==> flow/design.v (excerpt) <==
module pp_buffer_wrapper #(
    parameter BRAM0_DEPTH = 32,
    parameter BRAM0_DW = 64,
    parameter BRAM1_DEPTH = 32,
    parameter BRAM1_DW = 64,
    parameter BURST_LEN_WIDTH = 8,
    parameter NUM_BURST_WIDTH = 8,
    parameter DDR_ADDR_WIDTH = 29,
    parameter DDR_DW = 64,
    parameter BRAM0_ADDR_WIDTH = $clog2(BRAM0_DEPTH),
    parameter BRAM1_ADDR_WIDTH = $clog2(BRAM1_DEPTH)
)
(
    input clk,
    input rst_n,
    input rd_start,
    input [BURST_LEN_WIDTH - 1 : 0] rd_burst_len,
    input [NUM_BURST_WIDTH - 1 : 0] rd_num_burst,
    input [DDR_ADDR_WIDTH - 1 : 0] rd_start_addr,    
    output rd_ready,
    output rd_done,
    input [BRAM0_ADDR_WIDTH - 1 : 0] rd_start_bram_addr,
    input bram0_r_en,
    input bram1_r_en,
    output [BRAM0_DW - 1 : 0] bram0_rdata,
    output [BRAM1_DW - 1 : 0] bram1_rdata,
    input [BRAM0_ADDR_WIDTH - 1 : 0] bram0_r_addr,
    input [BRAM1_ADDR_WIDTH - 1 : 0] bram1_r_addr,
  ...
Size: ~13000 cells after synthesis, ~4300 flip-flops, roughly 330 I/O pins.
Settings: LEC_CHECK=0, ABC_AREA=1, CAP_MARGIN=20, CELL_PAD_IN_SITES_GLOBAL_PLACEMENT=0, CORE_ASPECT_RATIO=0.67, CORE_MARGIN=2, CORE_UTILIZATION=25, GPL_ROUTABILITY_DRIVEN=0, PLACE_DENSITY_LB_ADDON=0.0, SLEW_MARGIN=5; clock period 4.01 ns.
run.sh (not shown) runs the stock make flow with config.mk's settings and CLKGATE_MAP_FILE=.
Change:
Settings changed: ABC_AREA 1 to not set, CELL_PAD_IN_SITES_GLOBAL_PLACEMENT 0 to not set, CORE_ASPECT_RATIO 0.67 to not set, CORE_UTILIZATION 25 to 72, GPL_ROUTABILITY_DRIVEN 0 to not set, PLACE_DENSITY set to 0.36, PLACE_DENSITY_LB_ADDON 0.0 to not set, SETUP_SLACK_MARGIN set to -0.19, SLEW_MARGIN 5 to 20.
Clock period 4.01 ns to 1.88 ns, I/O delays scaled along.
After rerunning: With this change the flow reached the layout checks and failed them: negative setup slack. Worst setup slack gets worse by 1.1 ns. Routed wire length shrinks by about 20%. Via count shrinks by about 14%. Final cell count shrinks by 48%. Clock-buffer cell count shrinks by 92. Non-clock buffer count grows by 698.

========
Setup of xenon:
Starting RTL as in the previous note.
Settings: LEC_CHECK=0, CAP_MARGIN=20, CORE_MARGIN=2, CORE_UTILIZATION=40, PLACE_DENSITY=0.6, SLEW_MARGIN=20; clock period 3.39 ns.
xenon reached the final stage; the timing, DRC and antenna checks on its layout passed.
For lagoon, these inputs were changed with respect to xenon:
# xenon
export LEC_CHECK = 0
export CAP_MARGIN = 20
export CORE_MARGIN = 2
export CORE_UTILIZATION = 40
export PLACE_DENSITY = 0.6
export SLEW_MARGIN = 20
create_clock -name core_clock -period 3.39 [get_ports {clk}]
# lagoon
export LEC_CHECK = 0
export CAP_MARGIN = 20
export CORE_MARGIN = 2
export CORE_UTILIZATION = 72
export PLACE_DENSITY = 0.66
export SETUP_SLACK_MARGIN = -0.19
export SLEW_MARGIN = 20
create_clock -name core_clock -period 1.92 [get_ports {clk}]
The layout from lagoon, despite a flow that completed every stage, fails the layout checks, with the failing checks listed as negative setup slack.
xenon: full flow OK, the timing, DRC and antenna checks passed
Diff xenon -> lagoon: cell area after layout saw an increase, mapped cell area saw little to no change.
Total wire length on lagoon is behind xenon.
Total area of sequential cells across xenon and lagoon: no real change.
The area fraction in full adders, half adders and majority gates was comparable across xenon and lagoon.
Of xenon and lagoon, the lower cell count belongs to lagoon.
lagoon contains more vias than xenon.
Comparing xenon and lagoon, the higher part of the total power dissipated in the clock network is on xenon.
Core utilization is higher on lagoon
Between lagoon and xenon, it is lagoon whose met2 capacity usage during global routing is higher, by 37 points.
Setup changes, lagoon to garnet
# lagoon
export LEC_CHECK = 0
export CAP_MARGIN = 20
export CORE_MARGIN = 2
export CORE_UTILIZATION = 72
export PLACE_DENSITY = 0.66
export SETUP_SLACK_MARGIN = -0.19
export SLEW_MARGIN = 20
create_clock -name core_clock -period 1.92 [get_ports {clk}]
# garnet
export LEC_CHECK = 0
export CAP_MARGIN = 15
export CORE_MARGIN = 2
export CORE_UTILIZATION = 58
export CTS_CLUSTER_SIZE = 30
export PLACE_DENSITY = 0.6
export SLEW_MARGIN = 20
create_clock -name core_clock -period 1.84 [get_ports {clk}]
Notes after the runs:
garnet against lagoon: total track usage now smaller; number of cells in the design after placement now larger; clock-buffer cell count now smaller. Nothing crashed in garnet and all stages finished; the problem is that the final layout failed, the offending checks being negative setup slack.
The inputs of maple differ from those of garnet as listed below.
# garnet
export LEC_CHECK = 0
export CAP_MARGIN = 15
export CORE_MARGIN = 2
export CORE_UTILIZATION = 58
export CTS_CLUSTER_SIZE = 30
export PLACE_DENSITY = 0.6
export SLEW_MARGIN = 20
create_clock -name core_clock -period 1.84 [get_ports {clk}]
# maple
export LEC_CHECK = 0
export CAP_MARGIN = 20
export CORE_MARGIN = 2
export CORE_UTILIZATION = 72
export CTS_CLUSTER_DIAMETER = 96
export CTS_CLUSTER_SIZE = 14
export SETUP_SLACK_MARGIN = -0.18
export SLEW_MARGIN = 20
create_clock -name core_clock -period 1.88 [get_ports {clk}]
Results
maple had finished all stages when the layout checks came back failing, citing negative setup slack.
Flip-flop and latch share of the layout cell area: higher on maple
| peak clock frequency supported by timing | lower: garnet |
Count of plain and timing-repair buffers in the layout was lower in the run labelled maple.
maple vs garnet — multi-input logic area dropped slightly
Worst path required time for maple is higher than for garnet.
Going from garnet to maple, the chip width was found to have gone down by about 10%.
maple: total non-filler cell area in the finished layout about 5% below garnet
--- input diff maple..fjord ---
# maple
export LEC_CHECK = 0
export CAP_MARGIN = 20
export CORE_MARGIN = 2
export CORE_UTILIZATION = 72
export CTS_CLUSTER_DIAMETER = 96
export CTS_CLUSTER_SIZE = 14
export SETUP_SLACK_MARGIN = -0.18
export SLEW_MARGIN = 20
create_clock -name core_clock -period 1.88 [get_ports {clk}]
# fjord
export LEC_CHECK = 0
export CAP_MARGIN = 15
export CORE_ASPECT_RATIO = 1.68
export CORE_MARGIN = 2
export CORE_UTILIZATION = 67
export CTS_CLUSTER_DIAMETER = 189
export GPL_ROUTABILITY_DRIVEN = 0
export MAX_ROUTING_LAYER = met5
export PLACE_DENSITY_LB_ADDON = 0.02
export SLEW_MARGIN = 20
create_clock -name core_clock -period 1.88 [get_ports {clk}]
Delta (fjord minus maple): area of the multi-input gates climbed 110 um2, number of well taps climbed 6.3%, fraction of area in multi-input gates dropped 0.58 points, routed wire length climbed 1.1%. What the final checks of fjord revealed, after a flow that finished every stage, was a layout that fails on negative setup slack. Note that the clock distribution power recorded for fjord amounts to 1.16 times the value seen in maple. The power number comes out lower for maple vs fjord. When fjord is measured against maple, its met2 track demand over resource in global routing turns out 5.3 points lower. The lower combinational group share of total power came out of maple.

========
v16:
pp_buffer_wrapper again, from the RTL that the note above started with.
==> flow/design.v (excerpt) <==
module pp_buffer_wrapper #(
    parameter BRAM0_DEPTH = 32,
    parameter BRAM0_DW = 64,
    parameter BRAM1_DEPTH = 32,
    parameter BRAM1_DW = 64,
    parameter BURST_LEN_WIDTH = 8,
    parameter NUM_BURST_WIDTH = 8,
    parameter DDR_ADDR_WIDTH = 29,
    parameter DDR_DW = 64,
    parameter BRAM0_ADDR_WIDTH = $clog2(BRAM0_DEPTH),
    parameter BRAM1_ADDR_WIDTH = $clog2(BRAM1_DEPTH)
)
(
    input clk,
    input rst_n,
    input rd_start,
    input [BURST_LEN_WIDTH - 1 : 0] rd_burst_len,
    input [NUM_BURST_WIDTH - 1 : 0] rd_num_burst,
    input [DDR_ADDR_WIDTH - 1 : 0] rd_start_addr,    
    output rd_ready,
    output rd_done,
    input [BRAM0_ADDR_WIDTH - 1 : 0] rd_start_bram_addr,
    input bram0_r_en,
    input bram1_r_en,
    output [BRAM0_DW - 1 : 0] bram0_rdata,
    output [BRAM1_DW - 1 : 0] bram1_rdata,
    input [BRAM0_ADDR_WIDTH - 1 : 0] bram0_r_addr,
    input [BRAM1_ADDR_WIDTH - 1 : 0] bram1_r_addr,
    output [3: 0] m_axi_arid,
    output [DDR_ADDR_WIDTH - 1 : 0] m_axi_araddr,
    output [BURST_LEN_WIDTH - 1 : 0] m_axi_arlen,
    output [2 : 0] m_axi_arsize,
    output [1 : 0] m_axi_arburst,
    output         m_axi_arlock,
    output [3 : 0] m_axi_arcache,
    output [2 : 0] m_axi_arprot,
    output [3 : 0] m_axi_arqos,
    output         m_axi_arvalid,
    input          m_axi_arready,
    output m_axi_rready,
    input m_axi_rlast,
    input m_axi_rvalid,
    input [1 : 0] m_axi_rresp,
    input [3 : 0] m_axi_rid,
    input [DDR_DW - 1 : 0] m_axi_rdata
);
Settings: LEC_CHECK=0, CAP_MARGIN=20, CELL_PAD_IN_SITES_DETAIL_PLACEMENT=2, CORE_MARGIN=10, CORE_UTILIZATION=27, CTS_CLUSTER_DIAMETER=57, HOLD_SLACK_MARGIN=0.17, MAX_ROUTING_LAYER=met4, PLACE_DENSITY=0.6, SLEW_MARGIN=30; clock period 2.46 ns.
From the logs: v16 reached the end of the flow and failed the layout checks with setup timing.
Edits applied to the flow inputs when going from v16 to v10:
Settings: CTS_CLUSTER_DIAMETER: 57 -> unset; MAX_ROUTING_LAYER: met4 -> unset; HOLD_SLACK_MARGIN: 0.17 -> unset; CORE_MARGIN: 10 -> 2; CORE_UTILIZATION: 27 -> 72; PLACE_DENSITY: 0.6 -> unset; SLEW_MARGIN: 30 -> 20; CELL_PAD_IN_SITES_DETAIL_PLACEMENT: 2 -> unset; CTS_CLUSTER_SIZE: unset -> 14; the clock period (ns, I/O delays scaled along): 2.46 -> 1.93.
### Flow results
Completing all stages was not enough for v10: its layout failed the final checks because of setup timing. The higher cell leakage power of v16 and v10 is in v10. v10 ends up with higher worst setup slack than v16 does. Re filler cell count: v10 is about 90% down on v16. Number of logic gates: v10 vs v16 identical. Count of inserted antenna diode cells (v10 over v16): decrease, 6. Routed wire length: v10 better than v16.
diff inputs: v10 => v27
Settings: ABC_AREA: unset -> 1; TNS_END_PERCENT: unset -> 75; CTS_CLUSTER_DIAMETER: unset -> 381; PLACE_DENSITY_LB_ADDON: unset -> 0.07; the clock period (ns, I/O delays scaled along): 1.93 -> 1.88.
--- outcome ---
In v27 the implementation completed, yet the final layout does not meet the checks, the culprit being setup timing. Compared v27 vs v10, and number of non-filler instances in the completed layout is up in v27. Diff v10 -> v27 | multiplexer fraction of the synthesized cell area | decrease of 17 points. Relative to v10, routed wire length decreased by 8.4% in v27.

========
Setup of indigo:
pp_buffer_wrapper again, from the RTL that the note above started with.
## pp_buffer_wrapper
module pp_buffer_wrapper #(
    parameter BRAM0_DEPTH = 32,
    parameter BRAM0_DW = 64,
    parameter BRAM1_DEPTH = 32,
    parameter BRAM1_DW = 64,
    parameter BURST_LEN_WIDTH = 8,
    parameter NUM_BURST_WIDTH = 8,
    parameter DDR_ADDR_WIDTH = 29,
    parameter DDR_DW = 64,
    parameter BRAM0_ADDR_WIDTH = $clog2(BRAM0_DEPTH),
    parameter BRAM1_ADDR_WIDTH = $clog2(BRAM1_DEPTH)
)
(
    input clk,
    input rst_n,
    input rd_start,
    input [BURST_LEN_WIDTH - 1 : 0] rd_burst_len,
    input [NUM_BURST_WIDTH - 1 : 0] rd_num_burst,
    input [DDR_ADDR_WIDTH - 1 : 0] rd_start_addr,    
    output rd_ready,
    output rd_done,
    input [BRAM0_ADDR_WIDTH - 1 : 0] rd_start_bram_addr,
    input bram0_r_en,
    input bram1_r_en,
    output [BRAM0_DW - 1 : 0] bram0_rdata,
    output [BRAM1_DW - 1 : 0] bram1_rdata,
    input [BRAM0_ADDR_WIDTH - 1 : 0] bram0_r_addr,
    input [BRAM1_ADDR_WIDTH - 1 : 0] bram1_r_addr,
    output [3: 0] m_axi_arid,
    output [DDR_ADDR_WIDTH - 1 : 0] m_axi_araddr,
    output [BURST_LEN_WIDTH - 1 : 0] m_axi_arlen,
    output [2 : 0] m_axi_arsize,
    output [1 : 0] m_axi_arburst,
    output         m_axi_arlock,
    output [3 : 0] m_axi_arcache,
    output [2 : 0] m_axi_arprot,
    output [3 : 0] m_axi_arqos,
    output         m_axi_arvalid,
    input          m_axi_arready,
    output m_axi_rready,
    input m_axi_rlast,
    input m_axi_rvalid,
    input [1 : 0] m_axi_rresp,
    input [3 : 0] m_axi_rid,
    input [DDR_DW - 1 : 0] m_axi_rdata
);
==> flow/config.mk <==
export PLATFORM = sky130hd
export DESIGN_NAME = pp_buffer_wrapper
export DESIGN_NICKNAME = pp_buffer_wrapper
export VERILOG_FILES = /design/flow/design.v
export SDC_FILE = /design/flow/constraint.sdc
export NUM_CORES = 4
export LEC_CHECK = 0
export CAP_MARGIN = 20
export CORE_MARGIN = 2
export CORE_UTILIZATION = 58
export CTS_CLUSTER_DIAMETER = 46
export CTS_CLUSTER_SIZE = 79
export GPL_ROUTABILITY_DRIVEN = 1
export GPL_TIMING_DRIVEN = 1
export HOLD_SLACK_MARGIN = 0.11
export PLACE_DENSITY = 0.89
export SLEW_MARGIN = 20
==> flow/constraint.sdc <==
create_clock -name core_clock -period 3.2 [get_ports {clk}]
set_input_delay 0.6400 -clock core_clock [delete_from_list [all_inputs] [get_ports {clk}]]
set_output_delay 0.6400 -clock core_clock [all_outputs]
set_load 0.01 [all_outputs]
indigo finished every stage and its layout cleared the timing, DRC and antenna checks.
Modified inputs, onyx compared to indigo
Settings: CTS_CLUSTER_SIZE: 79 -> unset; HOLD_SLACK_MARGIN: 0.11 -> unset; PLACE_DENSITY: 0.89 -> 0.92; GPL_TIMING_DRIVEN: 1 -> unset; GPL_ROUTABILITY_DRIVEN: 1 -> unset; SETUP_SLACK_MARGIN: unset -> -0.17; CTS_CLUSTER_DIAMETER: 46 -> unset; CORE_UTILIZATION: 58 -> 72; the clock period (ns, I/O delays scaled along): 3.2 -> 2.07.
## What came out
Status for onyx and indigo: clean finish in indigo only. onyx vs. indigo: die outline height now sits lower, chip footprint fell 19%.
[inputs] zinc vs onyx
Settings: setting TNS_END_PERCENT to 75 for the first time; setting CTS_CLUSTER_DIAMETER to 381 for the first time; removing PLACE_DENSITY (formerly 0.92); setting CTS_CLUSTER_SIZE to 14 for the first time; setting PLACE_DENSITY_LB_ADDON to 0.07 for the first time; setting HOLD_SLACK_MARGIN to 0.29 for the first time; setting ABC_AREA to 1 for the first time; changing SETUP_SLACK_MARGIN from -0.17 to -0.15; changing the clock period (ns, I/O delays scaled along) from 2.07 to 1.88.
### Flow results
zinc vs onyx — number of clock buffers inserted by TritonCTS dropped by more than 10%. Summary of the comparison: area fraction in and, or, nand and nor cells after synthesis is higher in zinc, relative to onyx. Changes observed in zinc relative to onyx: yosys stat chip area shows an increase of 5500 um^2; worst slack at placement saw a decrease; synthesized cell count picked up an extra 6,131. FAIL for each of onyx and zinc. Comparing onyx and zinc, the higher area of the die is on zinc. In the metrics for onyx and zinc, the one carrying the lower synthesized cell area is onyx.
--- input diff zinc..raven ---
Settings: ABC_AREA: 1 -> unset; TNS_END_PERCENT: 75 -> unset; SETUP_SLACK_MARGIN: -0.15 -> 0.59; PLACE_DENSITY_LB_ADDON: 0.07 -> unset; CORE_UTILIZATION: 72 -> 57; HOLD_SLACK_MARGIN: 0.29 -> unset; CTS_CLUSTER_DIAMETER: 381 -> unset; CTS_CLUSTER_SIZE: 14 -> unset; the clock period (ns, I/O delays scaled along): 1.88 -> 2.33.
[summary]
Completing all stages was not enough for raven: its layout failed the final checks because of setup timing. Compared with zinc, in raven XOR/XNOR share of the synthesized area stayed essentially flat, post-cts sizing count climbed 146. Summary: with zinc as the reference, count of clock buffers in the final design in raven moved up by more than a quarter. The detailed placer's ending HPWL in raven is 0.899 times that in zinc. Relative contribution of the clock network to total power delta for raven relative to zinc: 1.6 points lower. Summary — fmax, raven relative to zinc: lower, by 6.4%.
Power is estimated from default activity; no workload was simulated.
